<file path="run.sh">
#!/bin/bash
# the make line also repeats each setting of config.mk as NAME=value (left out here)
make -C /OpenROAD-flow-scripts/flow DESIGN_CONFIG=/design/flow/config.mk WORK_HOME=/design/flow/orfs CLKGATE_MAP_FILE= finish
</file>
<file path="config.mk">
export PLATFORM = sky130hd
export DESIGN_NAME = CPU
export DESIGN_NICKNAME = CPU
export VERILOG_FILES = /design/flow/design.v
export SDC_FILE = /design/flow/constraint.sdc
export NUM_CORES = 4
export LEC_CHECK = 0
export ABC_AREA = 0
export CAP_MARGIN = 20
export CELL_PAD_IN_SITES_DETAIL_PLACEMENT = 2
export CELL_PAD_IN_SITES_GLOBAL_PLACEMENT = 2
export CORE_ASPECT_RATIO = 0.82
export CORE_MARGIN = 5
export CORE_UTILIZATION = 61
export CTS_CLUSTER_DIAMETER = 43
export GPL_ROUTABILITY_DRIVEN = 1
export GPL_TIMING_DRIVEN = 0
export HOLD_SLACK_MARGIN = 0.09
export MAX_ROUTING_LAYER = met5
export MIN_ROUTING_LAYER = met2
export PLACE_DENSITY = 0.38
export SETUP_SLACK_MARGIN = 4.81
export SLEW_MARGIN = 25
</file>
<file path="constraint.sdc">
create_clock -name core_clock -period 16.6 [get_ports {CLK}]
set_input_delay 3.3200 -clock core_clock [delete_from_list [all_inputs] [get_ports {CLK}]]
set_output_delay 3.3200 -clock core_clock [all_outputs]
set_load 0.01 [all_outputs]
</file>
<file path="design.v">
`default_nettype none
`timescale 1ns / 1ps
module register(
    input wire [4:0] R_Addr_A,
    input wire [4:0] R_Addr_B,
    input wire [4:0] W_Addr,
    input wire [31:0] W_Data,
    output wire [31:0] R_Data_A,
    output wire [31:0] R_Data_B,
    input wire CLK,
    input wire RST,
    input wire WE
    );
reg [31:0] r [0:31];
assign R_Data_A = r[R_Addr_A];
assign R_Data_B = r[R_Addr_B];
integer i;
always @ (posedge RST or posedge CLK)
begin
	if (RST) begin
		for (i = 0; i < 32; i = i + 1)
			r[i] <= 0;
	end else begin
		if (WE && W_Addr) r[W_Addr] <= W_Data;
	end
end
endmodule
`default_nettype none
`timescale 1ns / 1ps
module ALU(
    input wire [31:0] A,
    input wire [31:0] B,
    input wire [2:0] ALU_OP,
	input wire RST,
    output reg [31:0] F,
    output reg ZF,
    output reg OF
    );
always @* begin
	if (RST) begin
		F = 0;
		ZF = 0;
		OF = 0;
	end else begin
		case (ALU_OP)
			0: begin F = A & B; OF = 0; end
			1: begin F = A | B; OF = 0; end
			2: begin F = A ^ B; OF = 0; end
			3: begin F = ~(A | B); OF = 0; end
			4: begin {OF, F} = A + B; end
			5: begin {OF, F} = A - B; end
			6: begin F = A < B; OF = 0; end
			7: begin {OF, F} = B << A; end
			default: begin F = 0; OF = 0; end
		endcase
		ZF = F == 0 ? 1: 0;
	end
end
endmodule
`default_nettype none
`timescale 1ns / 1ps
module opt(
    input wire [5:0] OP,
    input wire [5:0] func,
    output reg WE,
    output reg [2:0] ALU_OP
    );
always @* begin
	ALU_OP = 3'b000;
	if (!OP) begin
		WE = 1;
		case (func)
			6'b100000: ALU_OP = 3'b100;
			6'b100010: ALU_OP = 3'b101;
			6'b100100: ALU_OP = 3'b000;
			6'b100101: ALU_OP = 3'b001;
			6'b100110: ALU_OP = 3'b010;
			6'b100111: ALU_OP = 3'b011;
			6'b101011: ALU_OP = 3'b110;
			6'b000100: ALU_OP = 3'b111;
		endcase
	end else begin
		WE = 0;
	end
end
endmodule
`default_nettype none
`timescale 1ns / 1ps
module CPU(
    input wire CLK,
    input wire RST,
	output wire [31:0]ALU_OUT,
	output wire ALU_OF,
	output wire ALU_ZF,
	output wire [31:0] dbg_inst,
	output wire [31:0] dbg_a,
    output wire [31:0] dbg_b,
	output wire [2:0] dbg_op,
	output wire reg_write_enable,
	output wire [31:0]alu_output,
	output wire [5:0] inst_addr,
	input wire [31:0] inst_data
    );
reg [31:0] PC;  
always @(posedge CLK or posedge RST)
begin
	if (RST) PC <= 0;
	else begin
		PC <= PC + 4;
	end
end
reg [31:0]inst_code;
always @(posedge CLK or posedge RST)
begin
	if (RST) inst_code <= 0;
	else inst_code <= inst_data;
end
assign dbg_inst = inst_code;
assign inst_addr = PC[7:2];
wire [5:0]op = inst_code[31:26];
wire [4:0]rs = inst_code[25:21];
wire [4:0]rt = inst_code[20:16];
wire [4:0]rd = inst_code[15:11];
wire [5:0]shamt = inst_code[10:6];
wire [5:0]func = inst_code[5:0];
wire [31:0]alu_input_A, alu_input_B;
register r(
	.R_Addr_A(rs),
	.R_Addr_B(rt),
	.W_Addr(rd),
	.R_Data_A(alu_input_A),
	.R_Data_B(alu_input_B),
	.W_Data(alu_output),
	.CLK(CLK),
	.RST(RST),
	.WE(reg_write_enable)
);
wire [2:0]alu_op;
wire alu_of, alu_zf;
opt o(
	.OP(op),
	.func(func),
	.ALU_OP(alu_op),
	.WE(reg_write_enable)
);
ALU a(
	.ALU_OP(alu_op),
	.A(alu_input_A),
	.B(alu_input_B),
	.F(alu_output),
	.OF(alu_of),
	.ZF(alu_zf),
	.RST(RST)
);
assign ALU_OUT = alu_output;
assign ALU_OF = alu_of;
assign ALU_ZF = alu_zf;
assign dbg_a = alu_input_A;
assign dbg_b = alu_input_B;
assign dbg_op = alu_op;
endmodule
</file>
==> changes_impl.md, run 1 <==
## Flow update

* Die height at 294.2 µm
* Yosys simple share at 23.62%
* Die X at 356.6 µm
* Core ar. at 0.09798 mm²
* Syn_nets at 7,257
* Adder-Cell Fraction of Synth Area at 2.107%
* Rows at 104
* Aoi share at 21.02%
* Unique masters post-synth at 103
* Synth top area cells: dfrtp_1 44%, o21ai_0 7.4%, nand2_1 7.4%, nand3_1 5.5%, a22oi_1 4.2%
* XOR Share, Synth at 0.2769%
* Failed at: global placement without I/O
* Synth top cell by count: nand2_1
* Ys cells at 7,123
* Cell area after synthesis at 0.06010 mm²
* Status: stopped before the end
* Number of enable flip-flop cells at 0
* Area leader, netlist: dfrtp_1
* Log Error: [ERROR GPL-0301] Utilization 114.483 % exceeds 100%.
* Synth mux share at 2.690%
* Die Size at 0.1049 mm²
* Post-synth top cells: 1,180 x nand2_1, 1,062 x dfrtp_1, 891 x o21ai_0, 660 x nand3_1, 554 x clkbuf_1
* Post-synth ARST share at 100.0%
* Register area share after synthesis at 44.22%
* Seq cells post-synth at 1,062
* Syn Inst Count at 7,123
* Dominant combinational family: simple AND/OR/NAND/NOR gates
* Pre-Place Util at 61.34%
* Dominant flop cell: dfrtp_1
* Yosys synthesis chip area at 0.06010 mm²
* Top-area cell share at 44.22%
* Syn_area_per_cell at 8.438 µm²
* YS warnings at 5
==> inputs of run 2 (changes only) <==
Settings changed: ABC_AREA 0 to unset, CELL_PAD_IN_SITES_DETAIL_PLACEMENT 2 to 1, CORE_ASPECT_RATIO 0.82 to unset, CORE_MARGIN 5 to 2, CORE_UTILIZATION 61 to 30, CTS_CLUSTER_DIAMETER 43 to unset, GPL_TIMING_DRIVEN 0 to unset, HOLD_SLACK_MARGIN 0.09 to unset, MAX_ROUTING_LAYER met5 to unset, MIN_ROUTING_LAYER met2 to unset, PLACE_DENSITY 0.38 to 0.45, SETUP_SLACK_MARGIN 4.81 to 0.5, SLEW_MARGIN 25 to 20.
Clock period 16.6 ns to 11.5 ns, I/O delays scaled along.
==> run 2 against run 1 <==
Now clean on timing, DRC and antenna. Area after synthesis unchanged. Die area increased by 94%. Synthesized cell count unchanged.
==> changes_impl.md, run 2 <==
## Flow update

* RD Place Congestion at 0.9546
* Seq group at 3.97 mW
* Yosys synthesis chip area at 0.06010 mm²
* Port buffer count at 205
* Synth top cell by count: nand2_1
* Fmax at 0.09187 GHz
* Yosys simple share at 23.62%
* Clock buffer depth at 3
* Die Size at 0.2039 mm²
* Core ar. at 0.1995 mm²
* Fillers at 22,987
* Io pins at 206
* Dominant combinational family: simple AND/OR/NAND/NOR gates
* CTS tree: done
* Reg2reg setup slack at 3.63 ns
* Cts bufs inserted at 141
* YS warnings at 5
* Logic pwr share at 24.5%
* Lkg Pwr at 32.58 nW
* Fin Setup TNS at 0 ns
* Seq cells post-synth at 1,062
* TritonRoute pass-1 iters at 6
* Flop area at 0.02661 mm²
* CP startpoint kind: flip-flop
* MaxCap Viol Count at 0
* Cell area after synthesis at 0.06010 mm²
* Adder-Cell Fraction of Synth Area at 2.107%
* RSZ-0062 raised after global routing: no
* Post-route ant nets at 0
* Sw power at 3.996 mW
* Post-synth ARST share at 100.0%
* Total congestion overflow at 0
* Highest-power group: clock
* Post-synth top cells: 1,180 x nand2_1, 1,062 x dfrtp_1, 891 x o21ai_0, 660 x nand3_1, 554 x clkbuf_1
* Delay-heaviest family, CP: AND-OR/OR-AND gates
* H-tree depth at 4
* Flop pwr share at 34.7%
* Worst EP required at 9.20 ns
* Clk pwr share at 40.8%
* Final Max Slew Viols at 0
* CP Capture Type: primary output
* Tot GR Track Use at 40.50%
* Setup crit end: alu_output[29]
* Worst path depth at 25
* CTS sink count at 1,062
* Hold/Removal Path Class: reg -> reg
* P&R area growth vs syn at 19.50%
* Register area share after synthesis at 44.22%
* Die X at 451.6 µm
* Vias in the first global route at 62,403
* Logic area at 0.03120 mm²
* XOR Share, Synth at 0.2769%
* Final wirelength at 424,700 µm
* CTS clk-pin slew, worst paths at 0.06 ns
* Switching Fraction at 34.91%
* Status: timing/DRC/antenna clean
* First-pass GRT wire length at 571,000 µm
* Pwr dens at 159.4 mW/mm²
* Aoi share at 21.02%
* CTS root buf: clkbuf_16
* Reg-to-reg endpoint: r.r[4][29]$_DFFE_PP0P_
* Comb. pwr at 2.80 mW
* Final setup vio count at 0
* Dominant flop cell: dfrtp_1
* Peak VDD IR at 0.1580 mV
* Final net count at 7,262
* Initial antenna violation count at 40
* Syn_area_per_cell at 8.438 µm²
* Post-cts hold buffer count at 0
* Largest stage delay, worst path at 0.58 ns
* Measured slew at the worst slew-check pin at 1.225 ns
* Worst Hold Launch: r.r[0][26]$_DFFE_PP0P_
* Latency at later pin at 0.83 ns
* Die height at 451.6 µm
* Hold path cells at 0
* Crit path kind: reg -> out
* Synth mux share at 2.690%
* Ys cells at 7,123
* Min cycle time layout at 10.89 ns
* Vias at 63,902
* Syn_nets at 7,257
* Tool warnings at 103
* Rows at 164
* Worst setup path startpoint: inst_code[23]$_DFF_PP0_
* Area leader, netlist: dfrtp_1
* Max-slew headroom at 17.83%
* Number of enable flip-flop cells at 0
* Top-area cell share at 44.22%
* Initial DRC count at 7,548
* Hold Vio Cnt, Final at 0
* CP max FO at 19
* Slowest library cell on the worst path: dfrtp_4
* Unique masters post-synth at 103
* Synth top area cells: dfrtp_1 44%, o21ai_0 7.4%, nand2_1 7.4%, nand3_1 5.5%, a22oi_1 4.2%
* Buffers & Inverters on Critical Path at 6
* Pint at 7.449 mW
* Placed Instances at 9,567
* Final Cycle Share at 94.65%
* Data arrival time of the worst path at 8.59 ns
* DR DRC count at 0
* Max Clock Skew at 0.03990 ns
* Syn Inst Count at 7,123
* Final cell count without fillers at 9,905
* Clock-net power at 4.67 mW
* Final HPWL DP at 275,000 µm
* Reg-to-Reg Start: inst_code[23]$_DFF_PP0_
* Pre-Place Util at 30.13%
* Endpoint, Worst Hold: r.r[0][26]$_DFFE_PP0P_
* Wirelength per Cell at 42.88 µm
* Routed vias/inst at 6.451
* Largest net degree at the start of global routing at 139
* Worst R2R Path Depth at 25
-- run 2: stage by stage --
stage,area [µm²],worst slack (ns),power (mW),hold WS [ns],utilization [%]
finish,71820,0.6149,11.45,0.4043,36.01
global route,71780,0.4902,11.77,0.4092,35.99
CTS,71140,0.4543,11.38,0.4054,35.67
detailed placement,65810,0.7240,6.684,0.3914,33.00
global placement,65800,0.7796,6.686,0.3874,32.99
floorplan,60120,0.7418,5.379,0.4445,-
-- run 2: repair_timing --
| action | CTS | global route |
|---|---|---|
| resized | 49 | 82 |
| endpoints found under the setup margin | 21 | 26 |
| gates cloned | 2 | 7 |
| setup buffers | 38 | 27 |
| pin swaps | 12 | 11 |
-- run 2: cell type report --
cell class | count | share of cell area, %
Inverter | 128 | 0.7352
Antenna cell | 19 | 0.06620
Multi-Input combinational cell | 5192 | 43.44
Timing Repair Buffer | 603 | 7.488
Clock buffer | 205 | 5.824
Tap cell | 2656 | 4.627
Clock inverter | 40 | 0.7665
Sequential cell | 1062 | 37.05
-- run 2: routing by layer --
metal,up-vias,GRT usage [%],wire length (µm)
li1,25923,-,-
met1,33385,53.05,176300
met2,3511,59.99,179900
met3,1051,10.34,38140
met4,32,24.12,30180
met5,-,0,223
==> inputs of run 3 (changes only) <==
Settings changed: ABC_AREA set to 0, CELL_PAD_IN_SITES_DETAIL_PLACEMENT 1 to 0, CORE_ASPECT_RATIO set to 0.89, CORE_UTILIZATION 30 to 52, CTS_CLUSTER_DIAMETER set to 43, MAX_ROUTING_LAYER set to met5, PLACE_DENSITY 0.45 to unset, SETUP_SLACK_MARGIN 0.5 to 1.08, SLEW_MARGIN 20 to 25, TNS_END_PERCENT set to 5.
Clock period 11.5 ns to 6.5 ns, I/O delays scaled along.
==> run 3 against run 2 <==
Now fails the layout checks on setup timing. Core utilization up 37 points. Synthesized cell count unchanged. Clock power up 75%. Total power up 94%. Wire length down 17%. Cell count up 1.4%. Area after synthesis unchanged. Worst setup slack worse by 2.6 ns. Clock skew down 0.0048 ns. Sequential power up 75%. Critical path type unchanged.
==> changes_impl.md, run 3 <==
## Flow update

* Seq cells post-synth at 1,062
* CP max FO at 7
* RD Place Congestion at 1.146
* Largest stage delay, worst path at 0.65 ns
* Worst path depth at 32
* Initial antenna violation count at 30
* Pwr dens at 266.8 mW/mm²
* Tot GR Track Use at 57.70%
* Post-cts hold buffer count at 0
* Syn_area_per_cell at 8.438 µm²
* Worst EP required at 5.20 ns
* Final Cycle Share at 131.0%
* Hold path cells at 0
* Failing Checks: setup timing
* Rows at 117
* Synth top cell by count: nand2_1
* Fin Setup TNS at -138.44 ns
* Final setup vio count at 418
* Syn_nets at 7,257
* Fillers at 8,814
* Total power at 22.18 mW
* Final net count at 8,499
* Slowest library cell on the worst path: or4_4
* RSZ-0062 raised after global routing: yes
* Die Size at 0.1183 mm²
* Synth mux share at 2.690%
* Max-slew headroom at 19.55%
* Setup crit end: alu_output[26]
* Crit path kind: reg -> out
* Sw power at 7.565 mW
* Io pins at 206
* Lkg Pwr at 39.66 nW
* First-pass GRT wire length at 489,100 µm
* Area leader, netlist: dfrtp_1
* Clock-net power at 8.17 mW
* Final HPWL DP at 232,800 µm
* Post-synth top cells: 1,180 x nand2_1, 1,062 x dfrtp_1, 891 x o21ai_0, 660 x nand3_1, 554 x clkbuf_1
* YS warnings at 5
* Vias at 72,588
* Dominant combinational family: simple AND/OR/NAND/NOR gates
* Register area share after synthesis at 44.22%
* Ys cells at 7,123
* Synth top area cells: dfrtp_1 44%, o21ai_0 7.4%, nand2_1 7.4%, nand3_1 5.5%, a22oi_1 4.2%
* CTS clk-pin slew, worst paths at 0.06 ns
* Worst setup path startpoint: inst_code[25]$_DFF_PP0_
* Data arrival time of the worst path at 7.21 ns
* Worst Hold Launch: r.r[0][7]$_DFFE_PP0P_
* Die X at 364.4 µm
* Reg2reg setup slack at -0.41 ns
* Hold/Removal Path Class: reg -> reg
* H-tree depth at 4
* Flop area at 0.02658 mm²
* Final instance area at 0.08312 mm²
* Final wirelength at 352,200 µm
* Buffers & Inverters on Critical Path at 12
* Min cycle time layout at 8.515 ns
* CTS root buf: clkbuf_16
* Seq group at 6.96 mW
* Switching Fraction at 34.11%
* Unique masters post-synth at 103
* Syn Inst Count at 7,123
* DR DRC count at 0
* Clock buffer depth at 3
* Number of enable flip-flop cells at 0
* Reg-to-Reg Start: inst_code[25]$_DFF_PP0_
* Fin worst setup slack at -2.015 ns
* Top-area cell share at 44.22%
* Endpoint, Worst Hold: r.r[0][7]$_DFFE_PP0P_
* Total congestion overflow at 0
* Final Max Slew Viols at 0
* CP startpoint kind: flip-flop
* CTS sink count at 1,062
* Aoi share at 21.02%
* Worst R2R Path Depth at 33
* Post-synth ARST share at 100.0%
* Comb. pwr at 7.04 mW
* Adder-Cell Fraction of Synth Area at 2.107%
* Cell area after synthesis at 0.06010 mm²
* Routed vias/inst at 7.226
* Fmax at 0.1174 GHz
* Logic area at 0.03281 mm²
* Post-route ant nets at 0
* Highest-power group: clock
* Max Clock Skew at 0.03505 ns
* Wirelength per Cell at 35.06 µm
* Core ar. at 0.1145 mm²
* Pint at 14.61 mW
* Initial DRC count at 14,913
* XOR Share, Synth at 0.2769%
* CTS tree: done
* Most numerous cell on the critical path: buf_4
* Yosys synthesis chip area at 0.06010 mm²
* TritonRoute pass-1 iters at 14
* Port buffer count at 205
* Tool warnings at 102
* Logic pwr share at 31.8%
* Pre-Place Util at 52.50%
* Largest net degree at the start of global routing at 133
* Delay-heaviest family, CP: AND-OR/OR-AND gates
* CP Capture Type: primary output
* Status: failed layout checks
* MaxCap Viol Count at 0
* P&R area growth vs syn at 38.30%
* Yosys simple share at 23.62%
* Measured slew at the worst slew-check pin at 1.207 ns
* Flop pwr share at 31.4%
* Dominant flop cell: dfrtp_1
* Vias in the first global route at 66,663
* Cts bufs inserted at 140
* Latency at later pin at 0.82 ns
* Reg-to-reg endpoint: r.r[4][26]$_DFFE_PP0P_
* Clk pwr share at 36.8%
* Hold Vio Cnt, Final at 0
* Peak VDD IR at 0.2233 mV
* Die height at 324.7 µm
* Area after DPL at 0.07415 mm²
==> run 3: cell type report <==
type,count,area share (%)
Multi-Input combinational cell,5184,39.48
Sequential cell,1062,31.98
Timing Repair Buffer,1849,19.60
Clock buffer,180,4.752
Tap cell,1547,2.329
Clock inverter,71,1.084
Inverter,128,0.7029
Antenna cell,25,0.07526
==> run 3: per-stage QoR <==
step / hold WS [ns] / util [%] / worst slack (ns) / cells
after CTS: 0.3968 / 70.99 / -1.786 / 9968
after floorplan: 0.4445 / - / -0.5359 / 7123
after detailed placement: 0.3865 / 64.77 / -2.131 / 9611
after global routing: 0.4018 / 72.57 / -2.143 / 10029
final: 0.3957 / 72.61 / -2.015 / 10046
after global placement: 0.3839 / 64.75 / -1.989 / 9611
==> run 3: timing repair <==
item,4_1_cts,5_1_grt
cloned,3,2
pin swaps,128,142
buffers inserted,103,48
setup endpoints to repair,1096,1103
resized,581,316
==> run 3: per-layer routing <==
layer / GRT usage, % / part of all wire, % / up-vias
li1: - / - / 28441
met1: 69.75 / 33 / 33857
met2: 74.69 / 37 / 7725
met3: 31.20 / 18 / 2527
met4: 45.80 / 11 / 38
met5: 4.330 / 0.34 / -
==> inputs of run 4 (changes only) <==
Settings changed: ABC_AREA 0 to unset, CELL_PAD_IN_SITES_DETAIL_PLACEMENT 0 to 2, CORE_ASPECT_RATIO 0.89 to 0.55, CORE_UTILIZATION 52 to 69, CTS_CLUSTER_DIAMETER 43 to unset, CTS_CLUSTER_SIZE set to 49, GPL_TIMING_DRIVEN set to 0, PLACE_DENSITY_LB_ADDON set to 0.27, SETUP_SLACK_MARGIN 1.08 to unset, SLEW_MARGIN 25 to 20, TNS_END_PERCENT 5 to 15.
Clock period 6.5 ns to 6.36 ns, I/O delays scaled along.
==> run 4 against run 3 <==
The flow now stops in global placement without I/O. Synthesized cell count stayed put. Die area is 24% lower. Area after synthesis stayed put.
==> changes_impl.md, run 4 <==
## Flow update

* Status: stopped before the end
* Failed at: global placement without I/O
* Log Error: [ERROR FLW-0024] Place density exceeds 1.0 (current PLACE_DENSITY_LB_ADDON =  0.27). Please check if the value of  PLACE_DENSITY_LB_ADDON is between 0 and 0.99.
* Yosys simple share at 23.62%
* XOR Share, Synth at 0.2769%
* Dominant combinational family: simple AND/OR/NAND/NOR gates
* Number of enable flip-flop cells at 0
* Synth top area cells: dfrtp_1 44%, o21ai_0 7.4%, nand2_1 7.4%, nand3_1 5.5%, a22oi_1 4.2%
* Rows at 80
* Yosys synthesis chip area at 0.06010 mm²
* Cell area after synthesis at 0.06010 mm²
* Pre-Place Util at 69.50%
* Register area share after synthesis at 44.22%
* Syn_area_per_cell at 8.438 µm²
* Unique masters post-synth at 103
* Ys cells at 7,123
* Syn Inst Count at 7,123
* Dominant flop cell: dfrtp_1
* Core ar. at 0.08648 mm²
* Synth top cell by count: nand2_1
* Synth mux share at 2.690%
* Post-synth top cells: 1,180 x nand2_1, 1,062 x dfrtp_1, 891 x o21ai_0, 660 x nand3_1, 554 x clkbuf_1
* Aoi share at 21.02%
* Die height at 222.9 µm
* Syn_nets at 7,257
* Post-synth ARST share at 100.0%
* Top-area cell share at 44.22%
* Adder-Cell Fraction of Synth Area at 2.107%
* Seq cells post-synth at 1,062
* Die X at 402.0 µm
* Area leader, netlist: dfrtp_1
* Die Size at 0.08959 mm²
* YS warnings at 5
==> inputs of run 5 (changes only) <==
Settings changed: ABC_AREA set to 0, CELL_PAD_IN_SITES_DETAIL_PLACEMENT 2 to 1, CORE_ASPECT_RATIO 0.55 to 0.89, CORE_MARGIN 2 to 5, CORE_UTILIZATION 69 to 34, CTS_CLUSTER_DIAMETER set to 43, CTS_CLUSTER_SIZE 49 to unset, GPL_TIMING_DRIVEN 0 to unset, PLACE_DENSITY_LB_ADDON 0.27 to unset, SETUP_SLACK_MARGIN set to 4.81, SLEW_MARGIN 20 to 25, TNS_END_PERCENT 15 to unset.
Clock period 6.36 ns to 16.6 ns, I/O delays scaled along.
==> run 5 against run 4 <==
Now clean on timing, DRC and antenna. Synthesized cell count unchanged. Area after synthesis unchanged. Die area increased by 110%.
==> changes_impl.md, run 5 <==
## Flow update

* CP Capture Type: primary output
* MaxCap Viol Count at 0
* Vias at 65,207
* Adder-Cell Fraction of Synth Area at 2.107%
* Tool warnings at 106
* Final Max Slew Viols at 0
* RSZ-0062 raised after global routing: no
* CP max FO at 35
* Final setup vio count at 0
* Latency at later pin at 0.84 ns
* CTS sink count at 1,062
* Io pins at 206
* Seq group at 2.74 mW
* Measured slew at the worst slew-check pin at 1.171 ns
* Post-cts hold buffer count at 0
* Min cycle time layout at 11.78 ns
* Syn Inst Count at 7,123
* Aoi share at 21.02%
* Delay-heaviest family, CP: AND-OR/OR-AND gates
* Flop pwr share at 31.4%
* Cts bufs inserted at 178
* Reg-to-reg endpoint: r.r[26][0]$_DFFE_PP0P_
* CTS clk-pin slew, worst paths at 0.06 ns
* CTS tree: done
* Wirelength per Cell at 41.69 µm
* Peak VDD IR at 0.1051 mV
* Rows at 145
* Synth mux share at 2.690%
* Reg-to-Reg Start: inst_code[18]$_DFF_PP0_
* CP startpoint kind: flip-flop
* Register area share after synthesis at 44.22%
* Initial DRC count at 9,079
* Final HPWL DP at 251,300 µm
* Final wirelength at 403,000 µm
* Initial antenna violation count at 37
* Area leader, netlist: dfrtp_1
* Worst EP required at 13.28 ns
* Sw power at 2.964 mW
* CTS root buf: clkbuf_16
* Setup crit end: alu_output[0]
* Routed vias/inst at 6.747
* Hold Vio Cnt, Final at 0
* Final net count at 7,271
* Post-synth ARST share at 100.0%
* Vias in the first global route at 62,592
* XOR Share, Synth at 0.2769%
* Post-route ant nets at 0
* Die X at 455.7 µm
* Synth top cell by count: nand2_1
* Worst R2R Path Depth at 24
* Seq cells post-synth at 1,062
* P&R area growth vs syn at 22.24%
* Yosys synthesis chip area at 0.06010 mm²
* Hold path cells at 0
* Reg2reg setup slack at 9.19 ns
* Dominant combinational family: simple AND/OR/NAND/NOR gates
* Largest net degree at the start of global routing at 156
* Synth top area cells: dfrtp_1 44%, o21ai_0 7.4%, nand2_1 7.4%, nand3_1 5.5%, a22oi_1 4.2%
* Highest-power group: clock
* Hold/Removal Path Class: reg -> reg
* DR DRC count at 0
* Die Size at 0.1853 mm²
* Crit path kind: reg -> out
* Pre-Place Util at 34.22%
* Final Cycle Share at 70.98%
* Dominant flop cell: dfrtp_1
* Slowest library cell on the worst path: or3b_1
* Cell area after synthesis at 0.06010 mm²
* RD Place Congestion at 0.9567
* Lkg Pwr at 33.52 nW
* Clk pwr share at 45.9%
* Ys cells at 7,123
* Total congestion overflow at 0
* Buffers & Inverters on Critical Path at 6
* YS warnings at 5
* First-pass GRT wire length at 545,500 µm
* Final instance area at 0.07347 mm²
* Pwr dens at 118.8 mW/mm²
* Top-area cell share at 44.22%
* Comb. pwr at 1.98 mW
* Syn_nets at 7,257
* Worst setup path startpoint: inst_code[18]$_DFF_PP0_
* Max-slew headroom at 21.09%
* Fillers at 20,190
* Endpoint, Worst Hold: r.r[0][16]$_DFFE_PP0P_
* Clock buffer depth at 3
* Die height at 406.6 µm
* Number of enable flip-flop cells at 0
* Worst path depth at 25
* Post-synth top cells: 1,180 x nand2_1, 1,062 x dfrtp_1, 891 x o21ai_0, 660 x nand3_1, 554 x clkbuf_1
* Status: timing/DRC/antenna clean
* Tot GR Track Use at 41.88%
* Logic pwr share at 22.7%
* Worst Hold Launch: r.r[0][16]$_DFFE_PP0P_
* Fin Setup TNS at 0 ns
* Pint at 5.767 mW
* Data arrival time of the worst path at 8.46 ns
* Core ar. at 0.1756 mm²
* Clock-net power at 4.01 mW
* Syn_area_per_cell at 8.438 µm²
* Fmax at 0.08487 GHz
* Unique masters post-synth at 103
* TritonRoute pass-1 iters at 7
* H-tree depth at 4
* Largest stage delay, worst path at 0.57 ns
* Area after DPL at 0.06483 mm²
* Yosys simple share at 23.62%
* Switching Fraction at 33.95%
* Max Clock Skew at 0.05962 ns
* Port buffer count at 205
[run 5: routing by layer]
| metal | GRT usage [%] | wire, µm | up-vias | part of all wire, % |
|---|---|---|---|---|
| met5 | 0 | 95 | - | 0.024 |
| met4 | 23.61 | 27900 | 16 | 6.9 |
| met3 | 11.54 | 46210 | 1184 | 11 |
| met2 | 59.03 | 162000 | 4478 | 40 |
| met1 | 57.68 | 166800 | 33493 | 41 |
| li1 | - | - | 26036 | - |
[run 5: timing repair]
| action | in CTS | in global routing |
|---|---|---|
| resized | 163 | 95 |
| endpoints found under the hold margin | 0 | 0 |
| buffers inserted | 73 | 23 |
| endpoints found under the setup margin | 50 | 26 |
| gates cloned | 12 | 4 |
| pin swaps | 27 | 20 |
[run 5: cell type report]
class | count | area (µm²) | area share (%)
diodes | 29 | 72.57 | 0.09878
clock buffers | 210 | 4858 | 6.613
clock inverters | 117 | 1499 | 2.040
inverters | 128 | 533.0 | 0.7255
multi-input cells | 5192 | 31240 | 42.52
flip-flops and latches | 1062 | 26600 | 36.20
well taps | 2352 | 2943 | 4.006
repair buffers | 575 | 5728 | 7.797
[run 5: metrics by stage]
stage	power [mW]	hold slack, ns	setup WS (ns)	utilization (%)	cells
after global placement	4.572	0.3872	4.075	36.88	9193
final	8.731	0.4018	4.818	41.83	9665
after global routing	8.947	0.4130	4.738	41.80	9641
after floorplan	3.726	0.4445	5.402	-	7123
after detailed placement	4.579	0.3915	3.951	36.92	9195
after CTS	8.646	0.4044	4.812	41.38	9607
==> inputs of run 6 (changes only) <==
Settings changed: ABC_AREA 0 to unset, CELL_PAD_IN_SITES_DETAIL_PLACEMENT 1 to unset, CELL_PAD_IN_SITES_GLOBAL_PLACEMENT 2 to unset, CORE_ASPECT_RATIO 0.89 to unset, CORE_MARGIN 5 to 2, CORE_UTILIZATION 34 to 40, CTS_CLUSTER_DIAMETER 43 to 233, GPL_ROUTABILITY_DRIVEN 1 to 0, MAX_ROUTING_LAYER met5 to unset, MIN_ROUTING_LAYER set to met2, SETUP_SLACK_MARGIN 4.81 to unset, SLEW_MARGIN 25 to 20.
Clock period 16.6 ns to 12.0 ns, I/O delays scaled along.
==> run 6 against run 5 <==
The flow now stops in global routing. Area after synthesis unchanged. Synthesized cell count did not move. Die area shrank 17%.
==> changes_impl.md, run 6 <==
## Flow update

* Status: stopped before the end
* Register area share after synthesis at 44.22%
* Cell area after synthesis at 0.06010 mm²
* Failed at: global routing
* Syn_nets at 7,257
* Post-cts hold buffer count at 0
* Seq cells post-synth at 1,062
* Adder-Cell Fraction of Synth Area at 2.107%
* CTS root buf: clkbuf_16
* H-tree depth at 3
* Ys cells at 7,123
* Pre-Place Util at 40.18%
* Tot GR Track Use at 74.91%
* Dominant flop cell: dfrtp_1
* Yosys simple share at 23.62%
* Syn_area_per_cell at 8.438 µm²
* Cts bufs inserted at 115
* Unique masters post-synth at 103
* Post-place setup slack at 1.266 ns
* XOR Share, Synth at 0.2769%
* Top-area cell share at 44.22%
* Rows at 142
* Io pins at 206
* Placed Instances at 8,864
* Synth top cell by count: nand2_1
* Log Error: [ERROR GRT-0116] Global routing finished with congestion. Check the congestion regions in the DRC Viewer.
* Die Size at 0.1534 mm²
* YS warnings at 5
* Synth mux share at 2.690%
* Post-synth ARST share at 100.0%
* Total congestion overflow at 716
* Area after DPL at 0.06430 mm²
* Area leader, netlist: dfrtp_1
* Setup bufs post-CTS at 0
* CTS sink count at 1,062
* Clock buffer depth at 3
* Number of enable flip-flop cells at 0
* Port buffer count at 205
* Die height at 391.6 µm
* Yosys synthesis chip area at 0.06010 mm²
* Aoi share at 21.02%
* Syn Inst Count at 7,123
* Core ar. at 0.1496 mm²
* Die X at 391.6 µm
* Post_cts resized at 0
* Post-synth top cells: 1,180 x nand2_1, 1,062 x dfrtp_1, 891 x o21ai_0, 660 x nand3_1, 554 x clkbuf_1
* Dominant combinational family: simple AND/OR/NAND/NOR gates
* Final HPWL DP at 207,300 µm
* Synth top area cells: dfrtp_1 44%, o21ai_0 7.4%, nand2_1 7.4%, nand3_1 5.5%, a22oi_1 4.2%
run 6: routing by layer:
metal  track usage (%)  overflow
met1                 -         -
met2             77.62       121
met3             80.47       422
met4             61.41        82
met5             67.59        91
==> inputs of run 7 (changes only) <==
Settings changed: CELL_PAD_IN_SITES_DETAIL_PLACEMENT set to 1, CELL_PAD_IN_SITES_GLOBAL_PLACEMENT set to 2, CORE_UTILIZATION 40 to 30, CTS_CLUSTER_DIAMETER 233 to unset, GPL_ROUTABILITY_DRIVEN 0 to 1, MIN_ROUTING_LAYER met2 to unset, PLACE_DENSITY set to 0.45, SETUP_SLACK_MARGIN set to 0.5.
==> run 7 against run 6 <==
The run now finishes clean. Die area up 33%. Synthesized cell count stayed put. Area after synthesis stayed put.
==> changes_impl.md, run 7 <==
## Flow update

* Status: timing/DRC/antenna clean
* Syn_nets at 7,257
* Die Size at 0.2039 mm²
* Highest-power group: clock
* Largest stage delay, worst path at 0.69 ns
* Syn Inst Count at 7,123
* Peak VDD IR at 0.1564 mV
* Initial antenna violation count at 40
* Yosys synthesis chip area at 0.06010 mm²
* Number of enable flip-flop cells at 0
* Aoi share at 21.02%
* RD Place Congestion at 0.9564
* Clock-net power at 4.48 mW
* Fmax at 0.08824 GHz
* Min cycle time layout at 11.33 ns
* Post-synth ARST share at 100.0%
* Clk pwr share at 40.9%
* Seq cells post-synth at 1,062
* Syn_area_per_cell at 8.438 µm²
* Worst setup path startpoint: inst_code[16]$_DFF_PP0_
* Post-synth top cells: 1,180 x nand2_1, 1,062 x dfrtp_1, 891 x o21ai_0, 660 x nand3_1, 554 x clkbuf_1
* Largest net degree at the start of global routing at 139
* Hold Vio Cnt, Final at 0
* CP startpoint kind: flip-flop
* Fin Setup TNS at 0 ns
* Cts bufs inserted at 139
* Cell area after synthesis at 0.06010 mm²
* TritonRoute pass-1 iters at 6
* Sw power at 3.835 mW
* Seq group at 3.82 mW
* H-tree depth at 4
* Final Max Slew Viols at 0
* Final HPWL DP at 278,400 µm
* CTS sink count at 1,062
* Final cell count without fillers at 9,898
* Logic pwr share at 24.2%
* Unique masters post-synth at 103
* RSZ-0062 raised after global routing: no
* Tool warnings at 106
* Max-slew headroom at 10.39%
* Area leader, netlist: dfrtp_1
* Post-route ant nets at 0
* Vias at 63,918
* First-pass GRT wire length at 570,100 µm
* Crit path kind: reg -> out
* Post-cts hold buffer count at 0
* Pint at 7.113 mW
* CTS root buf: clkbuf_16
* Pre-Place Util at 30.13%
* Hold/Removal Path Class: reg -> reg
* DR DRC count at 0
* Setup crit end: ALU_ZF
* Final net count at 7,253
* Synth top cell by count: nand2_1
* Worst R2R Path Depth at 24
* Initial DRC count at 8,139
* Clock buffer depth at 3
* Pwr dens at 153.1 mW/mm²
* Ys cells at 7,123
* Fillers at 22,848
* CP max FO at 31
* Max Clock Skew at 0.03592 ns
* Hold path cells at 0
* MaxCap Viol Count at 0
* Wirelength per Cell at 43.08 µm
* Vias in the first global route at 61,509
* Core ar. at 0.1995 mm²
* Reg2reg setup slack at 3.76 ns
* Tot GR Track Use at 40.61%
* Crit-path cells: nor2_4, and2_2, buf_4, a222oi_1, nand3_1, o32a_1, inv_1, ha_1, inv_1, a2111oi_0, o31ai_2, nand2_1, o31ai_2, a21oi_2, o311a_1, a21oi_1, a221oi_1, nor2b_1, o22a_1, a21oi_1, o32ai_1, nand4b_1, nor2_2, clkdlybuf4s50_1
* Measured slew at the worst slew-check pin at 1.344 ns
* Synth top area cells: dfrtp_1 44%, o21ai_0 7.4%, nand2_1 7.4%, nand3_1 5.5%, a22oi_1 4.2%
* Routed vias/inst at 6.458
* YS warnings at 5
* Final wirelength at 426,400 µm
* CTS clk-pin slew, worst paths at 0.06 ns
* Port buffer count at 205
* Slowest library cell on the worst path: dfrtp_4
* Worst path depth at 24
* Top-area cell share at 44.22%
* Lkg Pwr at 32.48 nW
* Die X at 451.6 µm
* CP Capture Type: primary output
* Yosys simple share at 23.62%
* Dominant flop cell: dfrtp_1
* Adder-Cell Fraction of Synth Area at 2.107%
* Buffers & Inverters on Critical Path at 4
* Dominant combinational family: simple AND/OR/NAND/NOR gates
* Comb. pwr at 2.65 mW
* CTS tree: done
* P&R area growth vs syn at 18.95%
* Register area share after synthesis at 44.22%
* Io pins at 206
* Total congestion overflow at 0
* Endpoint, Worst Hold: r.r[0][8]$_DFFE_PP0P_
* Placed Instances at 9,559
* Synth mux share at 2.690%
* Worst EP required at 9.60 ns
* Switching Fraction at 35.03%
* Final setup vio count at 0
* Reg-to-Reg Start: inst_code[16]$_DFF_PP0_
* Flop pwr share at 34.8%
* Data arrival time of the worst path at 8.93 ns
* Rows at 164
* Final Cycle Share at 94.44%
* Worst Hold Launch: r.r[0][8]$_DFFE_PP0P_
* Latency at later pin at 0.82 ns
* Die height at 451.6 µm
* XOR Share, Synth at 0.2769%
* Reg-to-reg endpoint: r.r[1][29]$_DFFE_PP0P_
* Delay-heaviest family, CP: AND-OR/OR-AND gates
run 7: cell type report:
class | count | area (µm²) | area share (%)
diodes | 15 | 37.54 | 0.05250
clock buffers | 204 | 4148 | 5.802
clock inverters | 45 | 636.9 | 0.8908
inverters | 128 | 506.7 | 0.7088
multi-input cells | 5193 | 31000 | 43.37
flip-flops and latches | 1062 | 26610 | 37.22
well taps | 2656 | 3323 | 4.648
repair buffers | 595 | 5225 | 7.308
run 7: through the flow:
step	power, mW	util, %	area [µm²]	hold slack, ns	setup WS [ns]
2_1_floorplan	5.155	-	60120	0.4445	1.042
3_3_place_gp	6.420	32.98	65780	0.3844	1.122
3_5_place_dp	6.414	32.99	65800	0.3868	1.036
4_1_cts	10.91	35.57	70940	0.4048	0.5092
5_1_grt	11.26	35.83	71450	0.4163	0.4833
6_report	10.95	35.84	71490	0.4052	0.6667
run 7: metal layers:
layer | up-vias | wire length [µm] | global-route usage, %
met5 | - | 173 | 0
met4 | 24 | 31000 | 24.22
met3 | 1060 | 36660 | 9.592
met2 | 3553 | 182800 | 60.73
met1 | 33367 | 175800 | 53.20
li1 | 25914 | - | -
run 7: timing repair:
item	in CTS	in global routing
cloned	4	5
endpoints found under the setup margin	11	11
pin swaps	12	9
gates resized	19	38
buffers inserted	33	33
No activity file was given, so power comes from the tool's default toggle rates.
